==> pepper: inputs <==
==> flow/design.v (excerpt) <==
module ascon
(
    input  logic         clock,            
    input  logic         reset_n,          
    input  logic         i_sys_enable,     
    input  logic         i_start,          
    input  logic         i_data_valid,     
    input  logic [ 63:0] i_data,           
    input  logic [127:0] i_key,            
    input  logic [127:0] i_nonce,          
    output logic [ 63:0] o_cipher,         
    output logic [127:0] o_tag,            
    output logic         o_valid_cipher,   
    output logic         o_done,           
    output logic         o_ready           
);
    logic
        s_mux_select,                       
        s_enable_xor_data_begin,            
        s_enable_xor_key_begin,             
        s_enable_xor_key_end,               
        s_enable_xor_lsb_end,               
        s_enable_state_reg,                 
        s_enable_cipher_reg,                
        s_enable_tag_reg,                   
        s_enable_round_counter,             
        s_reset_round_counter_to_6,         
        s_reset_round_counter_to_0,         
        s_enable_block_counter,             
        s_reset_block_counter,              
        s_valid_cipher,                     
        reg_valid_cipher,                   
        s_done,                             
        reg_done;                           
    logic         [319:0]       o_state;            
    logic         [3:0] reg_round_counter;  
    logic         [1:0] reg_block_counter;  
    ascon_fsm ascon_fsm_inst (
        .clock                     (clock),
        .reset_n                   (reset_n),
        .i_sys_enable              (i_sys_enable),
        .i_start                   (i_start),
        .i_data_valid              (i_data_valid),
        .i_round_count             (reg_round_counter),
        .i_block_count             (reg_block_counter),
        .o_valid_cipher            (s_valid_cipher),
        .o_done                    (s_done),
        .o_mux_select              (s_mux_select),
        .o_enable_xor_data_begin   (s_enable_xor_data_begin),
        .o_enable_xor_key_begin    (s_enable_xor_key_begin),
  ...
clock: 10.4 ns
lec_check: 0
cap_margin: 15
cell_pad_in_sites_detail_placement: 0
core_aspect_ratio: 1.96
core_margin: 4
core_utilization: 40
gpl_routability_driven: 0
min_routing_layer: met1
slew_margin: 15
tns_end_percent: 55
run.sh (not shown) runs the stock make flow with config.mk's settings and CLKGATE_MAP_FILE=.
==> inputs of delta, as changes to pepper <==
- ABC_AREA: default -> 1
- CAP_MARGIN: 15 -> 20
- CELL_PAD_IN_SITES_DETAIL_PLACEMENT: 0 -> default
- CORE_ASPECT_RATIO: 1.96 -> default
- CORE_MARGIN: 4 -> 2
- CORE_UTILIZATION: 40 -> 72
- CTS_CLUSTER_DIAMETER: default -> 207
- CTS_CLUSTER_SIZE: default -> 100
- GPL_ROUTABILITY_DRIVEN: 0 -> default
- MIN_ROUTING_LAYER: met1 -> default
- SETUP_SLACK_MARGIN: default -> -0.36
- SLEW_MARGIN: 15 -> 20
- TNS_END_PERCENT: 55 -> default
==> flow/constraint.sdc (replaced) <==
create_clock -name core_clock -period 4.31 [get_ports {clock}]
set_input_delay 0.8620 -clock core_clock [delete_from_list [all_inputs] [get_ports {clock}]]
set_output_delay 0.8620 -clock core_clock [all_outputs]
set_load 0.01 [all_outputs]
==> deck_impl_summary.md <==
Run Summary

Run status
  • Status: complete, no violations

Worst setup path
  • Crit-path slowest cell: xnor2_1

Timing
  • Hold Violations, Final: 0
  • RSZ-0062 raised after global routing: no
  • Hold WS: 0.494 ns
-- figures above: pepper

==> deck_impl_summary.md <==
Flow Results at a Glance

CTS
  • Hold Buf Count CTS: 0

Global routing
  • Met3 Usage GRT: 62.5%

Run status
  • First Error: [ERROR GRT-0116] Global routing finished with congestion. Check the congestion regions in the DRC Viewer.
  • Exit stage: 5_1_grt
  • Status: did not finish
-- figures above: delta


* * *

==> inputs of 10-28 <==
Starting RTL as in the previous note.
## ascon
module ascon
(
    input  logic         clock,            
    input  logic         reset_n,          
    input  logic         i_sys_enable,     
    input  logic         i_start,          
    input  logic         i_data_valid,     
    input  logic [ 63:0] i_data,           
    input  logic [127:0] i_key,            
    input  logic [127:0] i_nonce,          
    output logic [ 63:0] o_cipher,         
    output logic [127:0] o_tag,            
    output logic         o_valid_cipher,   
    output logic         o_done,           
    output logic         o_ready           
);
Settings: LEC_CHECK=0, CAP_MARGIN=25, CORE_MARGIN=2, CORE_UTILIZATION=72, CTS_CLUSTER_DIAMETER=359, CTS_CLUSTER_SIZE=13, PLACE_DENSITY_LB_ADDON=0.27, SETUP_SLACK_MARGIN=0.59, SLEW_MARGIN=20; clock period 4.08 ns.
==> 01-08 (differences from 10-28) <==
Settings changed: ABC_AREA set to 1, CAP_MARGIN 25 to 20, CORE_UTILIZATION 72 to 70, CTS_CLUSTER_DIAMETER 359 to 400, CTS_CLUSTER_SIZE 13 to 15, PLACE_DENSITY_LB_ADDON 0.27 to not set, SETUP_SLACK_MARGIN 0.59 to not set.
==> flow/constraint.sdc (replaced) <==
create_clock -name core_clock -period 3.45 [get_ports {clock}]
set_input_delay 0.6900 -clock core_clock [delete_from_list [all_inputs] [get_ports {clock}]]
set_output_delay 0.6900 -clock core_clock [all_outputs]
set_load 0.01 [all_outputs]
==> flow_metrics.py <==
# Physical implementation metrics
metrics = {
    "outcome": {
        "outcome": "did not finish",
        "failed_stage": "5_1_grt",
        "flow.first_error": "[ERROR GRT-0116] Global routing finished with congestion. Check the congestion regions in the DRC Viewer.",
    },
    "logic_synthesis": {
        "post_synth_inst_count": 8966,
        "chip_area_line_of_the_yosys_report_um2": 51500,
        "post-synth-top-count-cell": "sky130_fd_sc_hd__nand2_1",
        "top_area_share_pct": 32.6,
        "synth.top_cells.by_area": "sky130_fd_sc_hd__nand2_1 (33%), sky130_fd_sc_hd__dfrtp_1 (26%), sky130_fd_sc_hd__nand3_1 (9.7%)",
    },
    "global_routing": {
        "globalRouteMet2Util_pct": 92.6,
    },
    "placement": {
        "detailed_place_hpwl_um": 226000,
    },
}
# the run above: 01-08

==> flow_metrics.py <==
# Metrics from the implementation run
metrics = {
    "outcome": {
        "outcome": "timing/DRC/antenna clean",
    },
    "logic_synthesis": {
        "top_area_share_pct": 25.4,
        "post_synth_inst_count": 5747,
        "synth.top_cells.by_area": "sky130_fd_sc_hd__dfrtp_1 (25%), sky130_fd_sc_hd__mux2i_1 (13%), sky130_fd_sc_hd__xnor2_1 (9.5%)",
        "post-synth-top-count-cell": "sky130_fd_sc_hd__mux2i_1",
        "chip_area_line_of_the_yosys_report_um2": 52800,
    },
    "placement": {
        "detailed_place_hpwl_um": 176000,
    },
    "global_routing": {
        "antenna_violations_before_repair": 37,
        "globalRouteMet2Util_pct": 80.6,
    },
}
# the run above: 10-28


* * *

==> job 3451 <==
Starting RTL as in the previous note.
Settings: LEC_CHECK=0, CAP_MARGIN=20, CELL_PAD_IN_SITES_GLOBAL_PLACEMENT=0, CORE_MARGIN=9, CORE_UTILIZATION=26, CTS_CLUSTER_SIZE=53, SLEW_MARGIN=20; clock period 4.89 ns.
==> job 9661: changes against job 3451 <==
==> flow/config.mk (replaced) <==
export PLATFORM = sky130hd
export DESIGN_NAME = ascon
export DESIGN_NICKNAME = ascon
export VERILOG_FILES = /design/flow/design.v
export SDC_FILE = /design/flow/constraint.sdc
export NUM_CORES = 4
export LEC_CHECK = 0
export CAP_MARGIN = 20
export CORE_MARGIN = 2
export CORE_UTILIZATION = 72
export CTS_CLUSTER_DIAMETER = 359
export CTS_CLUSTER_SIZE = 13
export PLACE_DENSITY_LB_ADDON = 0.27
export SETUP_SLACK_MARGIN = 0.4
export SLEW_MARGIN = 20
==> flow/constraint.sdc (replaced) <==
create_clock -name core_clock -period 4.08 [get_ports {clock}]
set_input_delay 0.8160 -clock core_clock [delete_from_list [all_inputs] [get_ports {clock}]]
set_output_delay 0.8160 -clock core_clock [all_outputs]
set_load 0.01 [all_outputs]
==> job 7161: changes against job 3451 <==
--- a/flow/config.mk
+++ b/flow/config.mk
@@ -6,8 +6,12 @@
 export NUM_CORES = 4
 export LEC_CHECK = 0
+export ABC_AREA = 0
 export CAP_MARGIN = 20
 export CELL_PAD_IN_SITES_GLOBAL_PLACEMENT = 0
-export CORE_MARGIN = 9
-export CORE_UTILIZATION = 26
-export CTS_CLUSTER_SIZE = 53
+export CORE_MARGIN = 7
+export CORE_UTILIZATION = 27
+export HOLD_SLACK_MARGIN = 0.18
+export MAX_ROUTING_LAYER = met4
+export MIN_ROUTING_LAYER = met2
+export PLACE_DENSITY_LB_ADDON = 0.1
 export SLEW_MARGIN = 20
==> flow/constraint.sdc (replaced) <==
create_clock -name core_clock -period 10.0 [get_ports {clock}]
set_input_delay 2.0000 -clock core_clock [delete_from_list [all_inputs] [get_ports {clock}]]
set_output_delay 2.0000 -clock core_clock [all_outputs]
set_load 0.01 [all_outputs]
==> job 5914: changes against job 3451 <==
--- a/flow/config.mk
+++ b/flow/config.mk
@@ -7,7 +7,5 @@
 export LEC_CHECK = 0
 export CAP_MARGIN = 20
-export CELL_PAD_IN_SITES_GLOBAL_PLACEMENT = 0
-export CORE_MARGIN = 9
-export CORE_UTILIZATION = 26
-export CTS_CLUSTER_SIZE = 53
+export CORE_MARGIN = 2
+export CORE_UTILIZATION = 40
 export SLEW_MARGIN = 20
==> flow/constraint.sdc (replaced) <==
create_clock -name core_clock -period 5.45 [get_ports {clock}]
set_input_delay 1.0900 -clock core_clock [delete_from_list [all_inputs] [get_ports {clock}]]
set_output_delay 1.0900 -clock core_clock [all_outputs]
set_load 0.01 [all_outputs]
==> results <==
Job 3451 finished with timing, DRC and antenna clean. Job 7161 produced a clean layout. Job 9661 went through all stages and came out clean. Job 5914 ran to the end with no violations.
The lowest worst setup slack belongs to job 9661, the highest to job 7161.
Against job 7161, the critical path depth of job 5914 is higher by 1.
Against job 7161, the fmax of job 9661 is higher by 57%.
==> figures <==
metric                                                             job 7161                  job 9661                  job 5914                  job 3451
Reg2reg path depth                                                       10                        12                        11                        11
Run status                                                   finished clean            finished clean            finished clean            finished clean
Multi-input gate share of total cell area                             58.6%                     59.9%                     58.3%                     56.2%
Average wire length per cell after detail routing                   38.3 um                   32.3 um                   32.0 um                   31.6 um
Comb area                                                        37900 um^2                37700 um^2                37300 um^2                37200 um^2
Slowest cell on the critical path                  sky130_fd_sc_hd__dfstp_4  sky130_fd_sc_hd__dfstp_4  sky130_fd_sc_hd__dfstp_4  sky130_fd_sc_hd__xnor2_1
DR iter-0 viols                                                       12900                      9668                      7279                      6030
Post-CTS Setup Bufs                                                       0                         4                         0                         0
